==> flow/design.v (excerpt) <==
module pixel_sort_asc (
	 input clk, reset, soft_rst,
	 input enable, 
	 input      [15:0] Pixel_in1, Pixel_in2, Pixel_in3, Pixel_in4 , Pixel_in5 , Pixel_in6, Pixel_in7, Pixel_in8,
	 output reg [15:0] Pixel_out1, Pixel_out2, Pixel_out3, Pixel_out4 , Pixel_out5 , Pixel_out6, Pixel_out7, Pixel_out8,    output reg valid_out
);
For scale: ~23,000 um2 of cells after synthesis.
Settings: LEC_CHECK=0, ABC_AREA=1, CAP_MARGIN=20, CELL_PAD_IN_SITES_DETAIL_PLACEMENT=1, CORE_ASPECT_RATIO=1.98, CORE_MARGIN=2, CORE_UTILIZATION=56, GPL_ROUTABILITY_DRIVEN=0, GPL_TIMING_DRIVEN=1, HOLD_SLACK_MARGIN=0.13, MAX_ROUTING_LAYER=met4, PLACE_DENSITY_LB_ADDON=0.28, SETUP_SLACK_MARGIN=5.0, SLEW_MARGIN=20, TNS_END_PERCENT=70; clock period 32.8 ns.
run.sh (not shown) runs the stock make flow with config.mk's settings and CLKGATE_MAP_FILE=.
The starting point died in detailed placement on DPL-0033.
Then changed:
ABC_AREA = not set   (was 1)
CELL_PAD_IN_SITES_DETAIL_PLACEMENT = not set   (was 1)
CORE_ASPECT_RATIO = not set   (was 1.98)
CORE_UTILIZATION = 40   (was 56)
GPL_ROUTABILITY_DRIVEN = not set   (was 0)
GPL_TIMING_DRIVEN = not set   (was 1)
HOLD_SLACK_MARGIN = not set   (was 0.13)
MAX_ROUTING_LAYER = not set   (was met4)
PLACE_DENSITY_LB_ADDON = not set   (was 0.28)
SETUP_SLACK_MARGIN = 1.0   (was 5.0)
TNS_END_PERCENT = not set   (was 70)
clock period = 36.5 ns   (was 32.8 ns; I/O delays follow)
- Now the flow finished clean
- area after synthesis goes up by 4.7%
- die area goes up by about 45%
- synthesized cell count goes down by about 9%
Then changed:
CORE_UTILIZATION = 51   (was 40)
clock period = 20.2 ns   (was 36.5 ns; I/O delays follow)
The new run aborted during global routing on GRT-0116.
Die size went down by 21%.
Synthesized cell count stays the same.
Area after synthesis is unchanged.
Then changed:
CORE_UTILIZATION = 68   (was 51)
SETUP_SLACK_MARGIN = not set   (was 1.0)
clock period = 16.6 ns   (was 20.2 ns; I/O delays follow)
With this change the flow stopped in detailed placement, error DPL-0038.
Synthesized cell count stays the same.
Area after synthesis stays the same.
Die size went down by 25%.
Then changed:
CORE_UTILIZATION = 58   (was 68)
SETUP_SLACK_MARGIN = -1.53   (was not set)
clock period = 26.6 ns   (was 16.6 ns; I/O delays follow)
Effect: With this change the flow aborted during global routing, error GRT-0116; synthesized cell count stays the same; synthesized area is unchanged; die size is higher by 17%.

The RTL this note starts from:
==> flow/design.v <==
module pixel_sort_asc (
	 input clk, reset, soft_rst,
	 input enable, 
	 input      [15:0] Pixel_in1, Pixel_in2, Pixel_in3, Pixel_in4 , Pixel_in5 , Pixel_in6, Pixel_in7, Pixel_in8,
	 output reg [15:0] Pixel_out1, Pixel_out2, Pixel_out3, Pixel_out4 , Pixel_out5 , Pixel_out6, Pixel_out7, Pixel_out8,    output reg valid_out
);
integer i, j;
reg [15:0] array [1:8]; 
reg [15:0] temp;
reg [15:0] in1, in2, in3, in4, in5, in6, in7, in8;
always @(posedge clk)
 begin
 if (reset)
     begin
	  in1 <= 0;
	  in2 <= 0; 
	  in3 <= 0; 
	  in4 <=	0;
	  in5 <=	0; 
	  in6 <=	0; 
	  in7 <=	0; 
	  in8 <=	0; 
	  valid_out <= 0; 
		 Pixel_out1 <= 0;
		 Pixel_out2 <= 0;
		 Pixel_out3 <= 0;
		 Pixel_out4 <= 0;
		 Pixel_out5 <= 0;
		 Pixel_out6 <= 0;
		 Pixel_out7 <= 0;
		 Pixel_out8 <= 0; 
	  end 
	  else if(soft_rst)
		 begin 
	    in1 <=  0;
		 in2 <=  0; 
	    in3 <=  0; 
	    in4 <=	0;
	    in5 <=	0; 
	    in6 <=	0; 
	    in7 <=	0; 
	    in8 <=	0; 
	    valid_out <= 0; 
		 Pixel_out1 <= 0;
		 Pixel_out2 <= 0;
		 Pixel_out3 <= 0;
		 Pixel_out4 <= 0;
		 Pixel_out5 <= 0;
		 Pixel_out6 <= 0;
		 Pixel_out7 <= 0;
		 Pixel_out8 <= 0; 
       end
		 else  if(enable)
		 begin
       valid_out <= 1;
		in1<= Pixel_in1;
		in2<= Pixel_in2; 
		in3<= Pixel_in3; 
		in4<= Pixel_in4;  
		in5<=	Pixel_in5; 
		in6<=	Pixel_in6; 
		in7<=	Pixel_in7; 
		in8<=	Pixel_in8; 
		 Pixel_out1 <= array[8];
		 Pixel_out2 <= array[7];
		 Pixel_out3 <= array[6];
		 Pixel_out4 <= array[5];
		 Pixel_out5 <= array[4];
		 Pixel_out6 <= array[3];
		 Pixel_out7 <= array[2];
		 Pixel_out8 <= array[1];
	  	end
		 else begin
		 valid_out <= 0;
		 in1 <=  0;
		 in2 <=  0; 
	    in3 <=  0; 
	    in4 <=	0;
	    in5 <=	0; 
	    in6 <=	0; 
	    in7 <=	0; 
	    in8 <=	0; 
		 Pixel_out1 <= 0;
		 Pixel_out2 <= 0;
		 Pixel_out3 <= 0;
		 Pixel_out4 <= 0;
		 Pixel_out5 <= 0;
		 Pixel_out6 <= 0;
		 Pixel_out7 <= 0;
		 Pixel_out8 <= 0; 
       end	
 end 
 always @(*)
  begin
 if (reset)
     begin
		 array[1] =  0; 
		 array[2] =	 0;
		 array[3] =  0;
		 array[4] =  0;
		 array[5] =  0;
		 array[6] =  0;
		 array[7] =  0;
		 array[8] =  0;
	  end 
	  else if(soft_rst)
		 begin 
	    array[1] =  0; 
		 array[2] =	 0;
		 array[3] =  0;
		 array[4] =  0;
		 array[5] =  0;
		 array[6] =  0;
		 array[7] =  0;
		 array[8] =  0;
	     end
	else  begin
			 array[1] =  Pixel_in1; 
			 array[2] =	 Pixel_in2;
			 array[3] =  Pixel_in3;
			 array[4] =  Pixel_in4;
			 array[5] =  Pixel_in5;
			 array[6] =  Pixel_in6;
			 array[7] =  Pixel_in7;
			 array[8] =  Pixel_in8;
 for ( i= 8; i>0; i=i-1) begin
		for(j=1; j<i; j=j+1) begin 
		 if (array[j] < array[j + 1])
          begin
            temp = array[j];
            array[j] = array[j + 1];
            array[j + 1] = temp;
				end
		   end
		end
	end
 end 
endmodule 
make LEC_CHECK=0 ABC_AREA=1 CAP_MARGIN=20 CELL_PAD_IN_SITES_DETAIL_PLACEMENT=1 CORE_ASPECT_RATIO=1.98 CORE_MARGIN=2 CORE_UTILIZATION=71 CTS_CLUSTER_DIAMETER=175 GPL_ROUTABILITY_DRIVEN=0 GPL_TIMING_DRIVEN=1 MAX_ROUTING_LAYER=met4 PLACE_DENSITY_LB_ADDON=0.28 SETUP_SLACK_MARGIN=5.0 SLEW_MARGIN=20 TNS_END_PERCENT=70 finish   # period 32.8 ns
The starting point ended with an error in 3_5_place_dp.
Change:
ABC_AREA = not set   (was 1)
CELL_PAD_IN_SITES_DETAIL_PLACEMENT = not set   (was 1)
CORE_UTILIZATION = 40   (was 71)
CTS_CLUSTER_DIAMETER = not set   (was 175)
GPL_TIMING_DRIVEN = 0   (was 1)
MAX_ROUTING_LAYER = not set   (was met4)
PLACE_DENSITY_LB_ADDON = not set   (was 0.28)
clock period = 38.0 ns   (was 32.8 ns; I/O delays follow)
=> Now the flow completed with no timing, DRC or antenna violations; die area grows by 84%; synthesized area grows by 4.7%; synthesized cell count shrinks by 9.3%.
Change:
CELL_PAD_IN_SITES_DETAIL_PLACEMENT = 2   (was not set)
CELL_PAD_IN_SITES_GLOBAL_PLACEMENT = 0   (was not set)
CORE_ASPECT_RATIO = 0.78   (was 1.98)
CORE_MARGIN = 4   (was 2)
GPL_ROUTABILITY_DRIVEN = not set   (was 0)
GPL_TIMING_DRIVEN = not set   (was 0)
MIN_ROUTING_LAYER = met2   (was not set)
PLACE_DENSITY_LB_ADDON = 0.11   (was not set)
SETUP_SLACK_MARGIN = 1.0   (was 5.0)
SLEW_MARGIN = 0   (was 20)
TNS_END_PERCENT = not set   (was 70)
Now the flow never finished: it broke off in 3_5_place_dp (DPL-0033).
Synthesized area is unchanged.
Die area increases by about 3%.
Synthesized cell count stays the same.
Change:
CELL_PAD_IN_SITES_DETAIL_PLACEMENT = not set   (was 2)
CELL_PAD_IN_SITES_GLOBAL_PLACEMENT = not set   (was 0)
CORE_ASPECT_RATIO = not set   (was 0.78)
CORE_MARGIN = 2   (was 4)
CORE_UTILIZATION = 66   (was 40)
MIN_ROUTING_LAYER = not set   (was met2)
PLACE_DENSITY_LB_ADDON = not set   (was 0.11)
SETUP_SLACK_MARGIN = not set   (was 1.0)
SLEW_MARGIN = 20   (was 0)
clock period = 29.0 ns   (was 38.0 ns; I/O delays follow)
Effect: The new run failed in 3_5_place_dp; die area goes down by 41%; synthesized cell count is unchanged; synthesized area does not change.
Change:
CORE_UTILIZATION = 58   (was 66)
SETUP_SLACK_MARGIN = -2.0   (was not set)
TNS_END_PERCENT = 5   (was not set)
clock period = 29.6 ns   (was 29.0 ns; I/O delays follow)
This time the run never finished: it broke off in 4_1_cts.
Synthesized area does not change.
Synthesized cell count stays the same.
Die area goes up by 13%.

indigo:
Starts from the design.v that is shown in full above.
==> flow/config.mk <==
export PLATFORM = sky130hd
export DESIGN_NAME = pixel_sort_asc
export DESIGN_NICKNAME = pixel_sort_asc
export VERILOG_FILES = /design/flow/design.v
export SDC_FILE = /design/flow/constraint.sdc
export NUM_CORES = 4
export LEC_CHECK = 0
export ABC_AREA = 1
export CAP_MARGIN = 20
export CORE_ASPECT_RATIO = 1.39
export CORE_MARGIN = 2
export CORE_UTILIZATION = 72
export CTS_CLUSTER_DIAMETER = 294
export CTS_CLUSTER_SIZE = 99
export PLACE_DENSITY = 0.85
export SETUP_SLACK_MARGIN = -1.09
export SLEW_MARGIN = 20
export TNS_END_PERCENT = 10
==> flow/constraint.sdc <==
create_clock -name core_clock -period 19.4 [get_ports {clk}]
set_input_delay 3.8800 -clock core_clock [delete_from_list [all_inputs] [get_ports {clk}]]
set_output_delay 3.8800 -clock core_clock [all_outputs]
set_load 0.01 [all_outputs]
indigo: DPL-0038 in detailed placement (3_5_place_dp) -> run aborted
Input-level comparison between cedar and indigo:
Settings: PLACE_DENSITY: 0.85 -> unset; TNS_END_PERCENT: 10 -> unset; CORE_ASPECT_RATIO: 1.39 -> unset; CORE_UTILIZATION: 72 -> 58; SETUP_SLACK_MARGIN: -1.09 -> 5.0; ABC_AREA: 1 -> unset; CTS_CLUSTER_DIAMETER: 294 -> unset; CTS_CLUSTER_SIZE: 99 -> unset; the clock period (ns, I/O delays scaled along): 19.4 -> 24.9.
==> results <==
- indigo → cedar: synthesized instance count has decreased; post-synthesis net count went down.
- Taking indigo as the reference point, the floorplan die width of cedar rises by 52 µm.
- Between cedar and indigo, the number of cells in the yosys synthesis report is higher for indigo.
- cedar against indigo; count of standard-cell rows is down by a few percent.
- Taking indigo over cedar, the global placement routability congestion ratio works out to 0.949.
- | synthesized flop and latch total | cedar vs indigo | ≈ equal |
- In the summary table, cedar is marked failed, with error DPL-0038 raised in clock tree synthesis (4_1_cts).
- NOTE cell area after synthesis indigo->cedar increased by a few percent
Setup changes, cedar to umber
Settings: swapping 58 for 57 in CORE_UTILIZATION; swapping 5.0 for -1.04 in SETUP_SLACK_MARGIN; swapping 24.9 for 34.2 in the clock period (ns, I/O delays scaled along).
Notes after the runs:
- umber vs cedar: number of placed instances with taps included down in umber
- No final results exist for umber, since it was stopped by error GRT-0232 during global routing (5_1_grt).
- umber: global placement routability congestion lower than cedar
- From cedar to umber, post-synthesis register bit count did not move at all.
#### Input delta (ember over umber)
Settings: CTS_CLUSTER_SIZE newly set to 93; ABC_AREA newly set to 1; SETUP_SLACK_MARGIN changed from -1.04 to -1.88; CORE_UTILIZATION changed from 57 to 65; the clock period (ns, I/O delays scaled along) changed from 34.2 to 48.3.
[summary]
Compare ember and umber | fraction of the mapped netlist area in simple logic gates lower: umber
Looking at synthesized cell count, ember sits 365 higher than umber does.
ember vs umber — chip area estimate from yosys synthesis dropped by a few percent
Compare ember and umber | number of buffers inserted by post-CTS setup repair higher: umber
Tool error GRT-0232 stopped umber during global routing (5_1_grt); no final results.
ember | stages: all done | timing, DRC, antenna: all pass
ember — die area 7000 µm² lower, umber as reference
### ember -> willow
Settings: removing CTS_CLUSTER_SIZE (formerly 93); changing SETUP_SLACK_MARGIN from -1.88 to 1.0; changing CORE_UTILIZATION from 65 to 52; removing ABC_AREA (formerly 1); changing the clock period (ns, I/O delays scaled along) from 48.3 to 18.3.
### Flow results
willow failed in global routing (5_1_grt) with GRT-0116.
Final estimated routing congestion in global placement, willow vs ember: up by a few percent
willow vs ember — number of placement rows climbed by more than 10%
Summary of the comparison: post-synthesis cell area is higher in willow, relative to ember.
